## processor
module processor
(
	input wire clk_i,
	input wire rst_i,
	input wire stall_i,
	output wire [31:0] addr_o,
	input wire [31:0] data_i,
	output wire [31:0] data_o,
	output wire [3:0] data_w_o,
	output wire [2:0] data_mode_o,
	input wire [7:0] extio_in,
	output wire [7:0] extio_out
);
	wire stall_cpu; wire mwait_cpu; wire irq_cpu; wire irq_ack_cpu; wire exception_cpu; wire data_b_cpu; wire data_h_cpu; wire data_access_cpu;
	wire [31:0] irq_vector_cpu; wire [31:0] inst_addr_cpu; wire [31:0] inst_in_cpu; wire [31:0] data_addr_cpu; wire [31:0] data_in_cpu; wire [31:0] data_out_cpu;
	wire [3:0] data_w_cpu;
	assign data_mode_o = {data_b_cpu,data_h_cpu,data_access_cpu};
	datapath core
	(
		.clock(clk_i),
		.reset(rst_i),
		.stall(stall_cpu),
		.mwait(mwait_cpu),
		.irq_vector(irq_vector_cpu),
		.irq(irq_cpu),
		.irq_ack(irq_ack_cpu),
		.exception(exception_cpu),
		.inst_addr(inst_addr_cpu),
		.inst_in(inst_in_cpu),
		.data_addr(data_addr_cpu),
		.data_in(data_in_cpu),
		.data_out(data_out_cpu),
		.data_w(data_w_cpu),
		.data_b(data_b_cpu),
		.data_h(data_h_cpu),
		.data_access(data_access_cpu)
	);
	interrupt_controller int_control
	(
		.clock(clk_i),
		.reset(rst_i),
		.stall(stall_i),
		.stall_cpu(stall_cpu),
		.mwait_cpu(mwait_cpu),
		.irq_vector_cpu(irq_vector_cpu),
		.irq_cpu(irq_cpu),
		.irq_ack_cpu(irq_ack_cpu),
		.exception_cpu(exception_cpu),
		.inst_addr_cpu(inst_addr_cpu),
  ...
Size: ~7,300 cells after synthesis, roughly 830 flip-flops, ~120 I/O pins, about 0.055 mm^2 of cells after synthesis.
clock: 7.41 ns
lec_check: 0
abc_area: 1
cap_margin: 25
cell_pad_in_sites_global_placement: 3
core_margin: 2
core_utilization: 40
gpl_timing_driven: 0
max_routing_layer: met4
min_routing_layer: met1
setup_slack_margin: 1.29
slew_margin: 20
run.sh (not shown) runs the stock make flow with config.mk's settings and CLKGATE_MAP_FILE=.
The starting point reached the layout checks and failed them: setup timing.
==> next run, changes <==
ABC_AREA = default   (was 1)
CAP_MARGIN = 20   (was 25)
CELL_PAD_IN_SITES_GLOBAL_PLACEMENT = default   (was 3)
CORE_UTILIZATION = 23   (was 40)
GPL_TIMING_DRIVEN = default   (was 0)
MAX_ROUTING_LAYER = default   (was met4)
MIN_ROUTING_LAYER = default   (was met1)
SETUP_SLACK_MARGIN = default   (was 1.29)
clock period = 11.9 ns   (was 7.41 ns; I/O delays follow)
Result: With this change the flow went through all stages and came out clean. Count of clock-buffer cells in the layout is lower by 24. Synthesized area is lower by a few percent. Flip-flop count stays the same.
==> next run, changes <==
CORE_UTILIZATION = 40   (was 23)
clock period = 12.0 ns   (was 11.9 ns; I/O delays follow)
The new run finished with timing, DRC and antenna clean.
Cell count goes down by 16%.
Final area decreases by 2.6%.
Synthesized area stays the same.
Wire length stays flat.
Combinational power falls by about 2%.
Global-route usage came out higher by 16 points.
Total power decreases by 0.77%.
Clock-buffer cell count rises by 3.
Worst setup slack gets worse by 190 ps.
Sequential share of layout area came out higher by 0.98 points.
Non-clock buffer count is lower by 3.
==> next run, changes <==
ABC_AREA = 1   (was default)
CELL_PAD_IN_SITES_GLOBAL_PLACEMENT = 1   (was default)
MAX_ROUTING_LAYER = met4   (was default)
=> Clock-buffer cell count came out higher by 15. Cell count went up by 35%. Maximum frequency rose by 1.4%. Total power goes up by 61%. Non-clock buffer count is lower by 77. Design area is about the same.
==> next run, changes <==
ABC_AREA = default   (was 1)
CELL_PAD_IN_SITES_GLOBAL_PLACEMENT = default   (was 1)
CORE_UTILIZATION = 9   (was 40)
MAX_ROUTING_LAYER = default   (was met4)
clock period = 16.1 ns   (was 12.0 ns; I/O delays follow)
Outcome: The changed run ran to the end with no violations. Sequential power drops by 31%. Combinational power drops by 70%. Wire length drops by 0.85%. Worst setup slack is better by 350 ps. Global-route usage drops by 30 points. Power drops by 53%. Count of clock-buffer cells in the layout drops by 18. Cell area climbs by 12%.
==> next run, changes <==
CORE_UTILIZATION = 57   (was 9)
CTS_CLUSTER_SIZE = 99   (was default)
clock period = 7.07 ns   (was 16.1 ns; I/O delays follow)
Now the flow finished with setup timing left.
First-iteration DRC count climbs by 42%.
Setup slack gets worse by 2500 ps.
Die area shrinks by 84%.
Power is higher by 150%.
Critical path depth came out higher by 1.
Flip-flop count stays the same.
Global-route usage increases by 45 points.
Clock-buffer cell count fell by 4.
Final area rises by about 0.56%.

* * *

== red ==
processor again, from the RTL that the note above started with.
## processor
module processor
(
	input wire clk_i,
	input wire rst_i,
	input wire stall_i,
	output wire [31:0] addr_o,
	input wire [31:0] data_i,
	output wire [31:0] data_o,
	output wire [3:0] data_w_o,
	output wire [2:0] data_mode_o,
	input wire [7:0] extio_in,
	output wire [7:0] extio_out
);
	wire stall_cpu; wire mwait_cpu; wire irq_cpu; wire irq_ack_cpu; wire exception_cpu; wire data_b_cpu; wire data_h_cpu; wire data_access_cpu;
	wire [31:0] irq_vector_cpu; wire [31:0] inst_addr_cpu; wire [31:0] inst_in_cpu; wire [31:0] data_addr_cpu; wire [31:0] data_in_cpu; wire [31:0] data_out_cpu;
	wire [3:0] data_w_cpu;
	assign data_mode_o = {data_b_cpu,data_h_cpu,data_access_cpu};
	datapath core
	(
		.clock(clk_i),
		.reset(rst_i),
		.stall(stall_cpu),
		.mwait(mwait_cpu),
		.irq_vector(irq_vector_cpu),
		.irq(irq_cpu),
		.irq_ack(irq_ack_cpu),
		.exception(exception_cpu),
		.inst_addr(inst_addr_cpu),
		.inst_in(inst_in_cpu),
		.data_addr(data_addr_cpu),
		.data_in(data_in_cpu),
		.data_out(data_out_cpu),
		.data_w(data_w_cpu),
		.data_b(data_b_cpu),
  ...
export LEC_CHECK = 0
export ABC_AREA = 1
export CAP_MARGIN = 0
export CORE_MARGIN = 2
export CORE_UTILIZATION = 72
export PLACE_DENSITY_LB_ADDON = 0.13
export SETUP_SLACK_MARGIN = 0.37
export SLEW_MARGIN = 20
create_clock -name core_clock -period 4.98 [get_ports {clk_i}]
red never completed; the flow aborted with a tool error in global routing.
Modified inputs, blue compared to red
# red
export LEC_CHECK = 0
export ABC_AREA = 1
export CAP_MARGIN = 0
export CORE_MARGIN = 2
export CORE_UTILIZATION = 72
export PLACE_DENSITY_LB_ADDON = 0.13
export SETUP_SLACK_MARGIN = 0.37
export SLEW_MARGIN = 20
create_clock -name core_clock -period 4.98 [get_ports {clk_i}]
# blue
export LEC_CHECK = 0
export CAP_MARGIN = 20
export CORE_MARGIN = 2
export CORE_UTILIZATION = 48
export SETUP_SLACK_MARGIN = 1.9
export SLEW_MARGIN = 20
create_clock -name core_clock -period 7.13 [get_ports {clk_i}]
[summary]
In the reports for red and blue, the smaller TritonCTS buffer count belongs to red. Delta (blue minus red): number of cell rows rose by 21, overall chip area rose by 46%. STATUS run=blue STAGES=ALL_DONE FINAL_CHECKS=FAILED CAUSE=capacitance limit, slew limit, setup timing. red did not make it past global routing, where a tool error ended it. Compared with red, blue shows a area fraction in and, or, nand and nor cells that is 14 points lower. Synthesized area: blue better than red.
No activity file was given, so power comes from the tool's default toggle rates.
